==> inputs of 05-25 <==
==> flow/design.v (excerpt) <==
module alu16_top(clk, valA, valB, aluop, sub, lr, cc, result);
clock: 4.7 ns
lec_check: 0
cap_margin: 20
core_aspect_ratio: 1.79
core_margin: 2
core_utilization: 68
cts_cluster_diameter: 220
cts_cluster_size: 98
setup_slack_margin: -0.44
slew_margin: 20
run.sh (not shown) runs the stock make flow with config.mk's settings and CLKGATE_MAP_FILE=.
==> inputs of 12-14, as changes to 05-25 <==
ABC_AREA = 0   (was default)
CORE_ASPECT_RATIO = 1.17   (was 1.79)
CORE_UTILIZATION = 66   (was 68)
CTS_CLUSTER_DIAMETER = default   (was 220)
CTS_CLUSTER_SIZE = default   (was 98)
GPL_ROUTABILITY_DRIVEN = 1   (was default)
MIN_ROUTING_LAYER = met1   (was default)
SETUP_SLACK_MARGIN = default   (was -0.44)
==> flow/constraint.sdc (replaced) <==
create_clock -name core_clock -period 3.61 [get_ports {clk}]
set_input_delay 0.7220 -clock core_clock [delete_from_list [all_inputs] [get_ports {clk}]]
set_output_delay 0.7220 -clock core_clock [all_outputs]
set_load 0.01 [all_outputs]
==> inputs of 12-24, as changes to 05-25 <==
CORE_ASPECT_RATIO = 0.51   (was 1.79)
CORE_UTILIZATION = 40   (was 68)
CTS_CLUSTER_DIAMETER = 385   (was 220)
==> inputs of 03-05, as changes to 05-25 <==
CORE_ASPECT_RATIO = default   (was 1.79)
CORE_UTILIZATION = 65   (was 68)
CTS_CLUSTER_DIAMETER = 29   (was 220)
CTS_CLUSTER_SIZE = 38   (was 98)
SETUP_SLACK_MARGIN = default   (was -0.44)
TNS_END_PERCENT = 5   (was default)
==> flow/constraint.sdc (replaced) <==
create_clock -name core_clock -period 3.82 [get_ports {clk}]
set_input_delay 0.7640 -clock core_clock [delete_from_list [all_inputs] [get_ports {clk}]]
set_output_delay 0.7640 -clock core_clock [all_outputs]
set_load 0.01 [all_outputs]
==> results_slide.txt <==
Implementation Results

Run status
  • Result of the run: stopped before the end
  • Failed at: global routing
  • Run Error: [ERROR GRT-0116] Global routing finished with congestion. Check the congestion regions in the DRC Viewer.

Clocking
  • Post-CTS setup buffers: 0
  • Cts bufs inserted: 9
  • Root Driver: clkbuf_16
  • Clk buf depth: 2

Place
  • Final HPWL DP: a little over 20 mm
  • Placed cell count: 1022

Global routing
  • Met2 usage: about 82%
  • GRT busiest layer: met2
  • Met3 Use GR: between 30% and 40%

Die
  • Die W: 78.3 um
  • Fp util: 69.9%
# the run above: 05-25

==> results_slide.txt <==
Implementation Results

Die
  • Die W: between 150 and 200 um
  • Fp util: 41.4%

Global routing
  • GRT busiest layer: met1
  • Met2 usage: between 50% and 60%
  • Met3 Use GR: approximately an eighth

Critical path
  • Reg2reg start: lr_q

Clocking
  • Root Driver: clkbuf_16
  • Insertion Delay late pin: approximately 0.33 ns
  • Clk buf depth: 2

Run status
  • Result of the run: no timing/DRC/antenna violations

Power
  • Power per standard cell area: between 200 and 300 nW/um2
# the run above: 12-24

==> results_slide.txt <==
Implementation Results

Place
  • Placed standard-cell area: just under 9000 um2
  • Final HPWL DP: 22.4 mm
  • Placed cell count: between 1000 and 1500

Die
  • Die W: 97.3 um
  • Fp util: between 60% and 70%
  • CORE AREA: roughly 9900 um2

Yosys
  • YS warnings: 1
  • Seq/Total Area, Yosys: approximately 17%

Run status
  • Result of the run: stopped before the end
  • Run Error: [ERROR DPL-0033] detailed placement checks failed during check placement.
  • Failed at: clock tree synthesis
# the run above: 12-14

==> results_slide.txt <==
Implementation Results

Clocking
  • Root Driver: clkbuf_8
  • Post-CTS setup buffers: 4
  • Clk buf depth: 2
  • Cts bufs inserted: 9

Timing
  • Final Setup Violations: 1
  • Setup ws final: -0.151 ns

Run status
  • Layout check failures: negative setup slack
  • Result of the run: finished with violations

Die
  • Die W: about 110 um
  • Fp util: roughly two thirds

Global routing
  • Met2 usage: 74.0%
  • GRT busiest layer: met2

Place
  • Placed cell count: approximately 1100
  • Final HPWL DP: slightly above 20 mm
# the run above: 03-05



==> v8: inputs <==
alu16_top again, from the RTL that the note above started with.
Settings: LEC_CHECK=0, ABC_AREA=1, CAP_MARGIN=20, CORE_MARGIN=2, CORE_UTILIZATION=68, CTS_CLUSTER_DIAMETER=57, CTS_CLUSTER_SIZE=37, HOLD_SLACK_MARGIN=0.24, SETUP_SLACK_MARGIN=-0.3, SLEW_MARGIN=20; clock period 3.0 ns.
==> v11: changes against v8 <==
ABC_AREA = not set   (was 1)
CORE_UTILIZATION = 70   (was 68)
CTS_CLUSTER_DIAMETER = 246   (was 57)
HOLD_SLACK_MARGIN = -0.08   (was 0.24)
PLACE_DENSITY = 0.69   (was not set)
SETUP_SLACK_MARGIN = not set   (was -0.3)
==> flow/constraint.sdc (replaced) <==
create_clock -name core_clock -period 2.27 [get_ports {clk}]
set_input_delay 0.4540 -clock core_clock [delete_from_list [all_inputs] [get_ports {clk}]]
set_output_delay 0.4540 -clock core_clock [all_outputs]
set_load 0.01 [all_outputs]
==> qor summary <==
Mux share of post-synthesis cell area: v11 0.120; v8 0
Net count after synthesis: v11 957; v8 1078
Post-synthesis instance area: v11 6720 um2; v8 6010 um2
Yosys aoi share: v11 0.293; v8 0.121
Dominant cell by count in the synthesized netlist: v11 sky130_fd_sc_hd__a21oi_1; v8 sky130_fd_sc_hd__nand2_1
Biggest area consumer among synthesized cells: v11 sky130_fd_sc_hd__dfxtp_1; v8 sky130_fd_sc_hd__nand2_1
Instance tally after logic synthesis: v11 854; v8 975
Seq share, synth: v11 0.170; v8 0.190
Result of the run: v11 stopped before the end; v8 stopped before the end
Stage where the flow stopped: v11 3_5_place_dp; v8 5_1_grt
Number of cell instances after yosys synthesis: v11 854; v8 975
Distinct lib cells: v11 84; v8 41
Portion of synthesized cell area occupied by the leading cell type: v11 0.170; v8 0.192
Starting Density: v11 0.724; v8 0.696
Post-synthesis share of cell area spent on xor and xnor gates: v11 0.0365; v8 0.0233
Final weighted congestion in routability-driven placement: v11 1.33; v8 1.11
Summed standard-cell area reported by yosys: v11 6720 um2; v8 6010 um2
Core Box Area: v11 9280 um2; v8 8640 um2
Die Y-Extent: v11 102 um; v8 98.0 um


==> inputs of branch willow <==
alu16_top again, from the RTL that the note above started with.
make LEC_CHECK=0 CAP_MARGIN=15 CELL_PAD_IN_SITES_DETAIL_PLACEMENT=2 CORE_MARGIN=2 CORE_UTILIZATION=40 GPL_TIMING_DRIVEN=0 HOLD_SLACK_MARGIN=0.12 MAX_ROUTING_LAYER=met5 MIN_ROUTING_LAYER=met2 SLEW_MARGIN=20 TNS_END_PERCENT=5 finish   # period 3.1 ns
==> branch pepper (differences from branch willow) <==
==> flow/config.mk (replaced) <==
export PLATFORM = sky130hd
export DESIGN_NAME = alu16_top
export DESIGN_NICKNAME = alu16_top
export VERILOG_FILES = /design/flow/design.v
export SDC_FILE = /design/flow/constraint.sdc
export NUM_CORES = 4
export LEC_CHECK = 0
export ABC_AREA = 1
export CAP_MARGIN = 20
export CORE_MARGIN = 2
export CORE_UTILIZATION = 72
export CTS_CLUSTER_DIAMETER = 392
export CTS_CLUSTER_SIZE = 100
export SLEW_MARGIN = 20
==> flow/constraint.sdc (replaced) <==
create_clock -name core_clock -period 2.22 [get_ports {clk}]
set_input_delay 0.4440 -clock core_clock [delete_from_list [all_inputs] [get_ports {clk}]]
set_output_delay 0.4440 -clock core_clock [all_outputs]
set_load 0.01 [all_outputs]
==> branch fjord (differences from branch willow) <==
==> flow/config.mk (replaced) <==
export PLATFORM = sky130hd
export DESIGN_NAME = alu16_top
export DESIGN_NICKNAME = alu16_top
export VERILOG_FILES = /design/flow/design.v
export SDC_FILE = /design/flow/constraint.sdc
export NUM_CORES = 4
export LEC_CHECK = 0
export CAP_MARGIN = 20
export CORE_MARGIN = 2
export CORE_UTILIZATION = 40
export SLEW_MARGIN = 20
==> flow/constraint.sdc (replaced) <==
create_clock -name core_clock -period 4.55 [get_ports {clk}]
set_input_delay 0.9100 -clock core_clock [delete_from_list [all_inputs] [get_ports {clk}]]
set_output_delay 0.9100 -clock core_clock [all_outputs]
set_load 0.01 [all_outputs]
==> reports/notes.md <==
The flow did not finish. The flow stopped in detailed placement. The first error in the log reads "[ERROR DPL-0033] detailed placement checks failed during check placement". For reference, the mux area share after synthesis is 0%.

The chip area line in the Yosys stat output reads 6011 um^2. The post-synth design cell area came out at 6011 um^2. The run gives 8134 um^2 for the core region area. Most numerous cell in the Yosys netlist: nand2_1. The tools report the cell total in the yosys stat output as 975. The synthesized netlist devotes 42.40% of its cell area to simple gates. After technology mapping, the gate count stands at 975.

In this run, distinct cell masters in the synthesized netlist total 41. The mean post-synth cell area is 6.165 um^2. The number of nets handed over by synthesis was 1,078. Counting instances in the post-synthesis netlist gives the leading cell types as nand2_1 (307), nand3_1 (119), inv_1 (105). The area fraction of the dominant cell type after synthesis is 19.17%, and the post-synthesis compound-gate area fraction is 12.05%.
That was branch pepper.
==> reports/notes.md <==
The tools report the number of nets at floorplan as 957. The total area inside the core boundary comes to 16,520 um^2. Most numerous cell in the Yosys netlist: a21oi_1. The post-synth design cell area is 6720 um^2, and the post-synthesis chip area from yosys is 6720 um^2. The share of synthesized cell area in and, or, nand and nor gates works out to 16.61%. The first error in the log reads "[ERROR GRT-0116] Global routing finished with congestion. Check the congestion regions in the DRC Viewer". The post-synthesis compound-gate area fraction was 29.32%; the post-synthesis instance total was 854. According to the logs, the last stage reached was global routing. The run stopped with a tool error.
That was branch willow.
==> reports/notes.md <==
The run finished with no timing, DRC or antenna violations. The post-synthesis compound-gate area fraction is 29.32%. In the synthesis report, Yosys lists the chip area as 6720 um^2. The tools report the core region area as 16,520 um^2. According to the floorplan report, the die height is 133.6 um.

In the Yosys stats the netlist draws on 84 distinct library cells. For reference, the top cells by count after synthesis are a21oi_1 (67), ha_1 (64), nor2_1 (64). Of the total synthesized cell area, the portion taken by XOR and XNOR cells is 3.649%. The area fraction of the dominant cell type after synthesis was 16.98%. The number of standard cells in the layout, taps in and fillers out was 1,156; the post-synth design cell area was 6720 um^2. For reference, the post-synthesis area per instance comes to 7.869 um^2.

Per the synthesis report, the simple-gate share of the synthesized area is 16.61%. The number of buffer and inverter stages on the critical path was 2. For this run, global-route usage on met2 was measured as 48.34%.
That was branch fjord.
No activity file was given, so power comes from the tool's default toggle rates.
